run A:
## ANITA3_simple_trigger
module ANITA3_simple_trigger( clk250_i,
										rst_i,
										L1_i,
										trig_o,
										scal_o,
										scal_L1_o,
										disable_i,
										refpulse_i,
										mon_scal_o,
										ant_mask_i,
										phi_mask_i,
										phi_o,
										count_o
										);
   parameter NUM_SURFS = 12;
   parameter NUM_TRIG = 4;
   parameter NUM_HOLD = 4;   
	parameter NUM_PHI = 16;
   input clk250_i;
	input rst_i;
   input [NUM_SURFS*NUM_TRIG-1:0] L1_i;
	input [2*NUM_PHI-1:0] ant_mask_i;
	input [2*NUM_PHI-1:0] phi_mask_i;
   output 			  trig_o;
	output [2*NUM_PHI-1:0] phi_o;
	output [2*NUM_PHI-1:0] scal_o;
	output [2*NUM_PHI-1:0] scal_L1_o;
	input refpulse_i;
	output [2*NUM_PHI-1:0] mon_scal_o;
	output [7:0] count_o;
	input disable_i;
	wire [NUM_PHI-1:0] V_pol_phi;
	wire [NUM_PHI-1:0] H_pol_phi;
	ANITA3_simple_trigger_map u_map(.clk250_i(clk250_i),
											  .rst_i(rst_i),
											  .mask_i(ant_mask_i),
											  .L1_i(L1_i),
											  .V_pol_phi_o(V_pol_phi),
											  .H_pol_phi_o(H_pol_phi));
	reg [NUM_PHI-1:0] V_pol_trig;
	reg [NUM_PHI-1:0] H_pol_trig;
	reg [NUM_PHI-1:0] V_pol_phi_del;
	reg [NUM_PHI-1:0] H_pol_phi_del;
	reg [NUM_PHI-1:0] V_pol_hold;
	reg [NUM_PHI-1:0] H_pol_hold;
	reg [NUM_PHI-1:0] V_pol_pat;
	reg [NUM_PHI-1:0] H_pol_pat;	
	reg H_rf_trigger;
	reg V_rf_trigger;
	reg rf_trigger;
	reg [1:0] raw_rf_trigger;
	wire trigger_holdoff;
	reg [7:0] raw_rf_count;
	reg rf_count_flag;
	reg [7:0] rf_count;	
	reg trig_disable;
	generate
		genvar i;
		for (i=0;i<NUM_PHI;i=i+1) begin : RF_TRIG
			srl_oneshot l1v_scaler(.clk250_i(clk250_i),.rst_i(rst_i),.trig_i(V_pol_phi[i]), 
													.scal_o(scal_L1_o[i]));
  ...
Size in the first run: roughly 5,900 cells after synthesis, about 1,900 flip-flops.
clock: 1.69 ns
lec_check: 0
abc_area: 1
cap_margin: 20
core_margin: 2
core_utilization: 72
cts_cluster_diameter: 345
cts_cluster_size: 14
place_density_lb_addon: 0.08
setup_slack_margin: 0.31
slew_margin: 20
run.sh (not shown) runs the stock make flow with config.mk's settings and CLKGATE_MAP_FILE=.
Run A finished every step from synthesis to the final layout, and the layout passed the timing, DRC and antenna checks.
For run B, these inputs were changed with respect to run A:
Settings: SETUP_SLACK_MARGIN changed from 0.31 to 0.4; CORE_UTILIZATION changed from 72 to 70; CTS_CLUSTER_DIAMETER removed (was 345); ABC_AREA removed (was 1); PLACE_DENSITY_LB_ADDON changed from 0.08 to 0.06; the clock period (ns, I/O delays scaled along) changed from 1.69 to 1.5.
Findings:
Summary of run A and run B: one run falls short of a clean finish, namely run B. No crash in run B: every stage finished, but the layout fails its final checks due to negative setup slack. Summary of run B over run A: hold slack went down; area fraction in compound gates went down; number of sinks on the clock net did not really move; sum of negative setup slack went down.
diff inputs: run B => run C
Settings: CTS_CLUSTER_DIAMETER now 348, previously not set; CTS_CLUSTER_SIZE no longer set, was 14; TNS_END_PERCENT now 45, previously not set; PLACE_DENSITY_LB_ADDON no longer set, was 0.06; CORE_UTILIZATION now 40, was 70; SETUP_SLACK_MARGIN no longer set, was 0.4; CORE_ASPECT_RATIO now 0.72, previously not set; the clock period (ns, I/O delays scaled along) now 4.0, was 1.5.
### Flow results
Run C: full flow OK, the timing, DRC and antenna checks passed
Taking run B as the reference point, the clock-cell share of area of run C rises by 0.26 points.
STATUS flop-to-flop setup slack: run C wins against run B
Relative to run B, worst-case setup slack after placement has gone up in run C.
Measured against each other, run C and run B differ in share of cell area taken by multi-input logic gates, the higher figure coming from run B.
Diff run B -> run C: first-pass GRT wire length -about 6.4%, highest fanout seen on the critical path now smaller, final cell count grew by 10%, pin count of the biggest net entering global routing grew by 300%, first-iteration DRC count went up.
Core util | run C vs run B | run C lower
As far as number of max-capacitance violations reported goes, run B and run C are indistinguishable; the numbers are identical.
Setup changes, run C to run D
Settings: TNS_END_PERCENT changed from 45 to 60; GPL_TIMING_DRIVEN newly set to 0; MAX_ROUTING_LAYER newly set to met4; CORE_UTILIZATION changed from 40 to 70; CORE_MARGIN changed from 2 to 3; MIN_ROUTING_LAYER newly set to met2; CAP_MARGIN changed from 20 to 40; GPL_ROUTABILITY_DRIVEN newly set to 0.
Results
- Total power was lower in the run labelled run D.
- Run D vs run C: number of global-route vias before repair up in run D
- Run D ended with every stage complete and zero timing, DRC or antenna violations.
- Run D does better than run C on largest clock skew in the final design.
- In the tables for run C and run D, portion of total power attributed to sequential cells reads higher with run D.
- Static power due to leakage, run D vs run C: up by a few percent
- Looking at non-clock buffering overhead in the final layout across run C and run D, the one that comes out higher is run D.
- Max row count across run C and run D: run C
- Post-route worst setup slack: run D worse than run C
- In the metrics for run C and run D, the one carrying the lower final cycle utilization of the critical path is run C.
- [compare] base=run C new=run D: wire length +27%; power drawn by the combinational cells higher.

* * *

ANITA3_simple_trigger again, from the RTL that the note above started with.
make LEC_CHECK=0 CAP_MARGIN=0 CORE_MARGIN=2 CORE_UTILIZATION=72 CTS_CLUSTER_DIAMETER=395 CTS_CLUSTER_SIZE=31 PLACE_DENSITY_LB_ADDON=0.0 SETUP_SLACK_MARGIN=0.17 SLEW_MARGIN=20 finish   # period 1.49 ns
Change:
CAP_MARGIN = 20   (was 0)
CORE_UTILIZATION = 40   (was 72)
CTS_CLUSTER_DIAMETER = unset   (was 395)
CTS_CLUSTER_SIZE = unset   (was 31)
PLACE_DENSITY_LB_ADDON = unset   (was 0.0)
SETUP_SLACK_MARGIN = unset   (was 0.17)
clock period = 2.68 ns   (was 1.49 ns; I/O delays follow)
What happened: Combinational power drops by 49%; via count climbs by 0.96%; non-clock buffer count drops by 97; final cell count climbs by 18%; worst setup slack improves by 0.18 ns; cell area climbs by 7.5%.
Change:
CORE_UTILIZATION = 46   (was 40)
What happened: Wire length falls by 2.7%; maximum frequency came out higher by 5.4%; clock skew drops by 0.013 ns; power came out lower by about 4%; global-route usage goes up by 1.6 points; clock power drops by 8.3%; critical path depth is unchanged; core utilization came out higher by 6.6 points; non-clock buffer count rises by 27.
Change:
ABC_AREA = 1   (was unset)
CORE_UTILIZATION = 72   (was 46)
CTS_CLUSTER_DIAMETER = 345   (was unset)
CTS_CLUSTER_SIZE = 14   (was unset)
PLACE_DENSITY = 0.37   (was unset)
TNS_END_PERCENT = 70   (was unset)
clock period = 1.69 ns   (was 2.68 ns; I/O delays follow)
Result:
- The changed run finished with timing, DRC and antenna clean
- setup slack degrades by 0.31 ns
- wire length increases by 3.5%
- cell count climbs by 14%
- critical path depth is unchanged
- via count goes up by 21%
No activity file was given, so power comes from the tool's default toggle rates.
